==> v16: inputs <==
==> flow/design.v (excerpt) <==
module miniRV (
    input   wire                clk,
    input   wire                rst,
    input   wire[31:0]      inst_i,
    input   wire[31:0]      mem_rdata_i,
    output  wire[13:0]   inst_addr_o,
    output  wire[15:0]          mem_addr_o,
    output  wire                mem_wen_o,
    output  wire[31:0]      mem_wdata_o,
    output          debug_wb_have_inst,    
    output [31:0]   debug_wb_pc,           
    output          debug_wb_ena,          
    output [4:0]    debug_wb_reg,          
    output [31:0]   debug_wb_value         
);
clock: 14.1 ns
lec_check: 0
cap_margin: 5
cell_pad_in_sites_global_placement: 2
core_margin: 10
core_utilization: 64
cts_cluster_diameter: 226
gpl_routability_driven: 0
hold_slack_margin: 0.14
min_routing_layer: met1
slew_margin: 20
tns_end_percent: 65
run.sh (not shown) runs the stock make flow with config.mk's settings and CLKGATE_MAP_FILE=.
==> v19 (differences from v16) <==
- CAP_MARGIN: 5 -> 20
- CELL_PAD_IN_SITES_GLOBAL_PLACEMENT: 2 -> default
- CORE_MARGIN: 10 -> 2
- CORE_UTILIZATION: 64 -> 72
- CTS_CLUSTER_DIAMETER: 226 -> default
- CTS_CLUSTER_SIZE: default -> 22
- GPL_ROUTABILITY_DRIVEN: 0 -> default
- HOLD_SLACK_MARGIN: 0.14 -> default
- MIN_ROUTING_LAYER: met1 -> default
- PLACE_DENSITY: default -> 0.66
- SETUP_SLACK_MARGIN: default -> 1.72
- TNS_END_PERCENT: 65 -> default
==> flow/constraint.sdc (replaced) <==
create_clock -name core_clock -period 6.61 [get_ports {clk}]
set_input_delay 1.3220 -clock core_clock [delete_from_list [all_inputs] [get_ports {clk}]]
set_output_delay 1.3220 -clock core_clock [all_outputs]
set_load 0.01 [all_outputs]
==> v37 (differences from v16) <==
- CAP_MARGIN: 5 -> 40
- CELL_PAD_IN_SITES_GLOBAL_PLACEMENT: 2 -> default
- CORE_MARGIN: 10 -> 2
- CORE_UTILIZATION: 64 -> 58
- CTS_CLUSTER_DIAMETER: 226 -> default
- CTS_CLUSTER_SIZE: default -> 20
- GPL_ROUTABILITY_DRIVEN: 0 -> default
- HOLD_SLACK_MARGIN: 0.14 -> default
- MIN_ROUTING_LAYER: met1 -> default
- SETUP_SLACK_MARGIN: default -> 1.57
- SLEW_MARGIN: 20 -> 5
- TNS_END_PERCENT: 65 -> default
==> flow/constraint.sdc (replaced) <==
create_clock -name core_clock -period 6.02 [get_ports {clk}]
set_input_delay 1.2040 -clock core_clock [delete_from_list [all_inputs] [get_ports {clk}]]
set_output_delay 1.2040 -clock core_clock [all_outputs]
set_load 0.01 [all_outputs]
==> results <==
v37 finished with setup timing left. v19 ended with an error in global routing on GRT-0116. v16 ran to the end with no violations. Of v16 and v37, v37 has the higher power (gap 58%, measured against v37). Utilization: v16 is lower than v37 (0.37 points). Clock-buffer cell count: v16 is lower than v37 (6). Of v16 and v37, v37 has the higher hold slack (gap 2.9 ps). Against v16, the non-clock buffer count of v37 is higher by 1045.
==> figures <==
	v16	v19	v37
Clock-pin transition on the worst setup and hold timing paths	70 ps	-	60 ps
Register-to-Register Path Depth	42	-	36
Reported combinational group power	0.000934 W	-	0.00308 W
Kind of critical path	input pin to flip-flop	-	flip-flop to flip-flop
Leakage power total	30.7 nW	-	36.3 nW
Endpoint of the lowest-slack register-to-register path	u_pc.pc_o[3]	-	u_if_id.pc_o[8]
Worst-case register-to-register setup slack	4510 ps	-	-1240 ps
Tightest Hold Check Type	flip-flop to flip-flop	-	flip-flop to flip-flop
CLK BUF	186	-	192
Met2 wire length	132000 µm	-	137000 µm
Run status	no timing/DRC/antenna violations	stopped before the end	finished with violations
Stage where the flow stopped	-	global routing	-
Violated checks	-	-	setup timing
ClkCell Share	5.63%	-	5.04%

* * *

==> branch maple <==
Starting RTL as in the previous note.
Settings: LEC_CHECK=0, CAP_MARGIN=5, CORE_MARGIN=2, CORE_UTILIZATION=71, CTS_CLUSTER_DIAMETER=345, CTS_CLUSTER_SIZE=17, PLACE_DENSITY=0.66, SLEW_MARGIN=20; clock period 6.29 ns.
==> branch umber (differences from branch maple) <==
Settings changed: CAP_MARGIN 5 to 20, CORE_UTILIZATION 71 to 36, CTS_CLUSTER_DIAMETER 345 to unset, CTS_CLUSTER_SIZE 17 to unset, PLACE_DENSITY 0.66 to unset.
==> flow/constraint.sdc (replaced) <==
create_clock -name core_clock -period 8.95 [get_ports {clk}]
set_input_delay 1.7900 -clock core_clock [delete_from_list [all_inputs] [get_ports {clk}]]
set_output_delay 1.7900 -clock core_clock [all_outputs]
set_load 0.01 [all_outputs]
==> branch juniper (differences from branch maple) <==
Settings changed: CAP_MARGIN 5 to 20, CORE_UTILIZATION 71 to 58, CTS_CLUSTER_DIAMETER 345 to unset, CTS_CLUSTER_SIZE 17 to unset, PLACE_DENSITY 0.66 to unset.
==> flow/constraint.sdc (replaced) <==
create_clock -name core_clock -period 6.19 [get_ports {clk}]
set_input_delay 1.2380 -clock core_clock [delete_from_list [all_inputs] [get_ports {clk}]]
set_output_delay 1.2380 -clock core_clock [all_outputs]
set_load 0.01 [all_outputs]
==> branch indigo (differences from branch maple) <==
Settings changed: CAP_MARGIN 5 to 35, CORE_UTILIZATION 71 to 57, CTS_CLUSTER_DIAMETER 345 to unset, CTS_CLUSTER_SIZE 17 to 24, PLACE_DENSITY 0.66 to unset, SETUP_SLACK_MARGIN set to 1.28, SLEW_MARGIN 20 to 5, TNS_END_PERCENT set to 5.
==> flow/constraint.sdc (replaced) <==
create_clock -name core_clock -period 5.03 [get_ports {clk}]
set_input_delay 1.0060 -clock core_clock [delete_from_list [all_inputs] [get_ports {clk}]]
set_output_delay 1.0060 -clock core_clock [all_outputs]
set_load 0.01 [all_outputs]
==> qor summary <==
Setup-violating endpoint count in the final report: branch indigo 78; branch maple -; branch juniper 78; branch umber 0
Flop+latch power: branch indigo 0.0129 W; branch maple -; branch juniper 0.0105 W; branch umber 0.00730 W
Slowest-stage cell, CP: branch indigo or4_4; branch maple -; branch juniper dfrtp_1; branch umber dfrtp_1
CP max FO: branch indigo 36; branch maple -; branch juniper 25; branch umber 23
Post-route setup TNS: branch indigo -157.14 ns; branch maple -; branch juniper -61.80 ns; branch umber 0 ns
Hold WC Path Type: branch indigo reg2reg; branch maple -; branch juniper reg2reg; branch umber reg2reg
Wire length on met2: branch indigo 149 mm; branch maple -; branch juniper 133 mm; branch umber 139 mm
Number of warning messages in the logs: branch indigo 105; branch maple -; branch juniper 103; branch umber 94
Post-route design area: branch indigo 0.0975 mm2; branch maple -; branch juniper 0.0919 mm2; branch umber 0.0867 mm2
Area delta synth->final: branch indigo 29.1%; branch maple -; branch juniper 21.8%; branch umber 14.9%
Vias/cell: branch indigo 7.54; branch maple -; branch juniper 7.23; branch umber 6.32
CP peak stage delay: branch indigo 0.58 ns; branch maple -; branch juniper 0.55 ns; branch umber 0.76 ns
TritonRoute pass-1 iters: branch indigo 6; branch maple -; branch juniper 8; branch umber 8
Sw frac: branch indigo 0.268; branch maple -; branch juniper 0.262; branch umber 0.258
Average wire per cell in the routed design: branch indigo 40.8 um; branch maple -; branch juniper 36.8 um; branch umber 35.1 um
Cell depth of the worst flop-to-flop path: branch indigo 42; branch maple -; branch juniper 32; branch umber 39
Maximum Capacitance Violations: branch indigo 0; branch maple -; branch juniper 0; branch umber 0
Final Slew Violations: branch indigo 0; branch maple -; branch juniper 0; branch umber 0
Design Power: branch indigo 0.0291 W; branch maple -; branch juniper 0.0223 W; branch umber 0.0156 W
# DRC: branch indigo 0; branch maple -; branch juniper 0; branch umber 0
Post-CTS Resized: branch indigo 213; branch maple 61; branch juniper 30; branch umber 0
Worst slew margin: branch indigo 0.262; branch maple -; branch juniper 0.169; branch umber 0.231
Seq_cells: branch indigo 1403; branch maple -; branch juniper 1403; branch umber 1403
Outcome: branch indigo failed layout checks; branch maple stopped before the end; branch juniper failed layout checks; branch umber no timing/DRC/antenna violations
Stage where the flow stopped: branch indigo -; branch maple global routing (5_1_grt); branch juniper -; branch umber -
Reasons for failing layout checks: branch indigo setup timing; branch maple -; branch juniper setup timing; branch umber -
Hold depth: branch indigo 0; branch maple -; branch juniper 0; branch umber 0
CTS Buf Count: branch indigo 145; branch maple 92; branch juniper 145; branch umber 156
Clock H-tree levels: branch indigo 4; branch maple 3; branch juniper 4; branch umber 4

* * *

==> inputs of run a <==
miniRV again, from the RTL that the note above started with.
clock: 9.5 ns
lec_check: 0
cap_margin: 20
cell_pad_in_sites_global_placement: 3
core_margin: 4
core_utilization: 40
cts_cluster_diameter: 82
gpl_routability_driven: 0
hold_slack_margin: 0.13
slew_margin: 20
==> run b (differences from run a) <==
==> flow/config.mk (replaced) <==
export PLATFORM = sky130hd
export DESIGN_NAME = miniRV
export DESIGN_NICKNAME = miniRV
export VERILOG_FILES = /design/flow/design.v
export SDC_FILE = /design/flow/constraint.sdc
export NUM_CORES = 4
export LEC_CHECK = 0
export CAP_MARGIN = 20
export CORE_MARGIN = 2
export CORE_UTILIZATION = 72
export CTS_CLUSTER_SIZE = 35
export PLACE_DENSITY = 0.66
export SETUP_SLACK_MARGIN = 2.01
export SLEW_MARGIN = 20
==> flow/constraint.sdc (replaced) <==
create_clock -name core_clock -period 7.78 [get_ports {clk}]
set_input_delay 1.5560 -clock core_clock [delete_from_list [all_inputs] [get_ports {clk}]]
set_output_delay 1.5560 -clock core_clock [all_outputs]
set_load 0.01 [all_outputs]
==> out/results.ini <==
[timing]
fin_crit_sh = 0.934
finalSetupViolations = 0

[min_path]
hp-class = flip-flop to flip-flop

[grt]
antenna_found_initial = 20

[finish]
nonClkBufAreaFrac = 0.0427
regArea_mm2 = 0.0403
final_cells = 8040

[power]
switchingPower_w = 0.00376

[worst_setup_path]
crit_type = flip-flop to flip-flop

[route]
wl_per_cell_um = 39.4

[status]
status = no timing/DRC/antenna violations

(the above is from run a)
==> out/results.ini <==
[grt]
grtUsageMet1 = 0.892

[status]
stop_stage = global routing
tool.error = [ERROR GRT-0116] Global routing finished with congestion. Check the congestion regions in the DRC Viewer.
status = aborted with a tool error

[synthesis]
syn-cell-area_mm2 = 0.0755
synth_seq_share = 0.533
netlist_instances = 5273
ys_warn_count = 11
async_flop_share = 0.270

[placement]
dp_slack_ps = -161

[floorplanning]
num_rows = 118
chip_area_mm2 = 0.107
core_area_mm2 = 0.104

[clocking]
clockRootBuffer = clkbuf_16
htreeDepth = 4

(the above is from run b)
Power figures rest on the tool's default switching activity, not on a simulated workload.
